==> 01-12: inputs <==
// System
module System(
	clk,
	rst,
	mbed,
	select,
	GreenBlueServoOut,
	RedServoOut,
	BinRecycleServoOut,
	RedBlueServoOut,
	GreenOtherServoOut,
	dispenseBlueLED,
	dispenseComplete,
	dispenseGreenLED,
	dispenseRedLED,
	mainState,
	mbedOutput,
	results,
	sortBlueLED,
	sortComplete,
	sortGreenLED,
	sortRedLED
);
==> flow/config.mk <==
export PLATFORM = sky130hd
export DESIGN_NAME = System
export DESIGN_NICKNAME = System
export VERILOG_FILES = /design/flow/design.v
export SDC_FILE = /design/flow/constraint.sdc
export NUM_CORES = 4
export LEC_CHECK = 0
export CAP_MARGIN = 20
export CORE_MARGIN = 2
export CORE_UTILIZATION = 72
export CTS_CLUSTER_SIZE = 10
export HOLD_SLACK_MARGIN = -0.08
export PLACE_DENSITY_LB_ADDON = 0.2
export SETUP_SLACK_MARGIN = 0.94
export SLEW_MARGIN = 20
==> flow/constraint.sdc <==
create_clock -name core_clock -period 3.16 [get_ports {clk}]
set_input_delay 0.6320 -clock core_clock [delete_from_list [all_inputs] [get_ports {clk}]]
set_output_delay 0.6320 -clock core_clock [all_outputs]
set_load 0.01 [all_outputs]
run.sh (not shown) runs the stock make flow with config.mk's settings and CLKGATE_MAP_FILE=.
==> 11-16 (differences from 01-12) <==
- CORE_ASPECT_RATIO: unset -> 0.93
- CTS_CLUSTER_DIAMETER: unset -> 29
- HOLD_SLACK_MARGIN: -0.08 -> 0.29
- PLACE_DENSITY_LB_ADDON: 0.2 -> 0.17
- SETUP_SLACK_MARGIN: 0.94 -> 0.92
- SLEW_MARGIN: 20 -> 40
==> 05-19 (differences from 01-12) <==
- CTS_CLUSTER_SIZE: 10 -> 25
- HOLD_SLACK_MARGIN: -0.08 -> unset
- PLACE_DENSITY_LB_ADDON: 0.2 -> 0.19
- SETUP_SLACK_MARGIN: 0.94 -> 0.76
==> 04-13 (differences from 01-12) <==
- ABC_AREA: unset -> 1
- CTS_CLUSTER_SIZE: 10 -> unset
- HOLD_SLACK_MARGIN: -0.08 -> unset
- PLACE_DENSITY_LB_ADDON: 0.2 -> unset
- SETUP_SLACK_MARGIN: 0.94 -> unset
==> flow/constraint.sdc (replaced) <==
create_clock -name core_clock -period 12.1 [get_ports {clk}]
set_input_delay 2.4200 -clock core_clock [delete_from_list [all_inputs] [get_ports {clk}]]
set_output_delay 2.4200 -clock core_clock [all_outputs]
set_load 0.01 [all_outputs]
==> results <==
- 05-19 finished with timing, DRC and antenna clean. 04-13 finished clean. 01-12 produced a clean layout. 11-16 completed without violations.
- In 04-13 the clock skew is higher than in 01-12, by 0.0034 ns.
- In power, 05-19 is at 3.8 times the value of 04-13.
- Hold slack, highest first: 01-12, 05-19, 04-13, 11-16.
- Of 11-16 and 04-13, 04-13 has the higher area after synthesis (gap 5.8%, measured against 04-13).
- In 11-16 the design area is larger than in 04-13, by 1.6%.
==> figures <==
Final Hold Slack: 04-13 0.422 ns; 01-12 0.446 ns; 05-19 0.443 ns; 11-16 0.418 ns
Die Outline Area: 04-13 0.0272 sq mm; 01-12 0.0256 sq mm; 05-19 0.0256 sq mm; 11-16 0.0256 sq mm
Xor-xnor portion of the synthesized cell area: 04-13 0.0230; 01-12 0.0733; 05-19 0.0733; 11-16 0.0733
Post-layout period usage: 04-13 0.548; 01-12 0.691; 05-19 0.742; 11-16 0.732
Worst Setup EP: 04-13 mbedOutput[0]; 01-12 mbedOutput[0]; 05-19 mainState[1]; 11-16 b2v_inst3.count[12]
Sum of internal, switching and leakage power: 04-13 2.88 mW; 01-12 10.5 mW; 05-19 11.0 mW; 11-16 13.7 mW
Unrepaired setup endpoints after global routing: 04-13 no; 01-12 yes; 05-19 no; 11-16 yes
Combinational logic power: 04-13 189 uW; 01-12 575 uW; 05-19 555 uW; 11-16 595 uW
Starting DRT DRC Count: 04-13 1295; 01-12 1052; 05-19 1061; 11-16 1273
Outcome: 04-13 finished clean; 01-12 finished clean; 05-19 finished clean; 11-16 finished clean
Register-to-Register Setup Slack: 04-13 9.71 ns; 01-12 1.05 ns; 05-19 0.95 ns; 11-16 0.87 ns
Kind of end point of the critical path: 04-13 output port; 01-12 output port; 05-19 output port; 11-16 flip-flop

* * *

==> quartz <==
System again, from the RTL that the note above started with.
==> flow/config.mk <==
export PLATFORM = sky130hd
export DESIGN_NAME = System
export DESIGN_NICKNAME = System
export VERILOG_FILES = /design/flow/design.v
export SDC_FILE = /design/flow/constraint.sdc
export NUM_CORES = 4
export LEC_CHECK = 0
export ABC_AREA = 1
export CAP_MARGIN = 20
export CORE_MARGIN = 2
export CORE_UTILIZATION = 72
export CTS_CLUSTER_DIAMETER = 396
export SETUP_SLACK_MARGIN = 0.36
export SLEW_MARGIN = 20
==> flow/constraint.sdc <==
create_clock -name core_clock -period 3.25 [get_ports {clk}]
set_input_delay 0.6500 -clock core_clock [delete_from_list [all_inputs] [get_ports {clk}]]
set_output_delay 0.6500 -clock core_clock [all_outputs]
set_load 0.01 [all_outputs]
==> violet: changes against quartz <==
CTS_CLUSTER_DIAMETER = 298   (was 396)
SETUP_SLACK_MARGIN = not set   (was 0.36)
==> flow/constraint.sdc (replaced) <==
create_clock -name core_clock -period 4.7 [get_ports {clk}]
set_input_delay 0.9400 -clock core_clock [delete_from_list [all_inputs] [get_ports {clk}]]
set_output_delay 0.9400 -clock core_clock [all_outputs]
set_load 0.01 [all_outputs]
==> fjord: changes against quartz <==
ABC_AREA = not set   (was 1)
CORE_UTILIZATION = 40   (was 72)
CTS_CLUSTER_DIAMETER = not set   (was 396)
SETUP_SLACK_MARGIN = not set   (was 0.36)
==> flow/constraint.sdc (replaced) <==
create_clock -name core_clock -period 10.0 [get_ports {clk}]
set_input_delay 2.0000 -clock core_clock [delete_from_list [all_inputs] [get_ports {clk}]]
set_output_delay 2.0000 -clock core_clock [all_outputs]
set_load 0.01 [all_outputs]
==> yarrow: changes against quartz <==
ABC_AREA = not set   (was 1)
CORE_UTILIZATION = 36   (was 72)
CTS_CLUSTER_DIAMETER = not set   (was 396)
PLACE_DENSITY_LB_ADDON = 0.12   (was not set)
SETUP_SLACK_MARGIN = not set   (was 0.36)
==> flow/constraint.sdc (replaced) <==
create_clock -name core_clock -period 3.88 [get_ports {clk}]
set_input_delay 0.7760 -clock core_clock [delete_from_list [all_inputs] [get_ports {clk}]]
set_output_delay 0.7760 -clock core_clock [all_outputs]
set_load 0.01 [all_outputs]
==> qor summary <==
                                                                            fjord                                  quartz                            yarrow                        violet
Run status                                       no timing/DRC/antenna violations        no timing/DRC/antenna violations  no timing/DRC/antenna violations  no timing/DRC/antenna violations
Worst Max-Slew Pin Slew                                                  0.846 ns                                0.725 ns                           1.09 ns                      0.876 ns
Critical Path Most Common Cell                   sky130_fd_sc_hd__clkdlybuf4s50_1                                       -  sky130_fd_sc_hd__clkdlybuf4s50_1                             -
Fraction of power consumed by the clock network                             47.7%                                   44.4%                             50.4%                         47.4%
Worst path setup slack after routing                                      4.33 ns                                0.460 ns                          0.850 ns                       1.03 ns
Vias per cell                                                                5.10                                    5.60                              5.01                          5.67
Clock skew                                                              0.0294 ns                               0.0133 ns                         0.0102 ns                    0.00987 ns
Number of logged tool warnings                                                 47                                      49                                47                            51
Sequential group power                                                    1.66 mW                                 5.14 mW                           4.28 mW                       3.56 mW
Fraction of met1 tracks used by global routing                              21.7%                                   37.0%                             20.8%                         37.5%
Total CTS buffers                                                              44                                      40                                47                            41
Routed met3 length                                                        1590 um                                 2040 um                           1250 um                       2160 um
Fill cell instance count of the final layout                                 4214                                    1784                              4725                          1699
GRT met3 Usage                                                              3.24%                                   4.17%                             2.72%                         4.57%
Clock buffer instance count of the final layout                                61                                      59                                73                            59
Initial drt markers                                                           706                                    1376                               641                          1407
Cell count after synthesis                                                   2009                                    2571                              2009                          2571
Worst r2r src                                                  b2v_inst2.state[4]        b2v_GreenBlueServo.PulseCount[0]                b2v_inst2.state[4]               b2v_inst2.start
Post-DR wirelength/cell                                                   13.7 um                                 13.6 um                           14.2 um                       13.9 um
Reg-to-reg critical path endpoint                             b2v_inst2.pause[13]  b2v_GreenBlueServo.RCServo_position[3]               b2v_inst2.pause[11]  b2v_inst2.positionRedBlue[7]
Count of non-CTS buffers in the layout                                         41                                      44                                50                            36
Power and IR drop assume default switching activity.
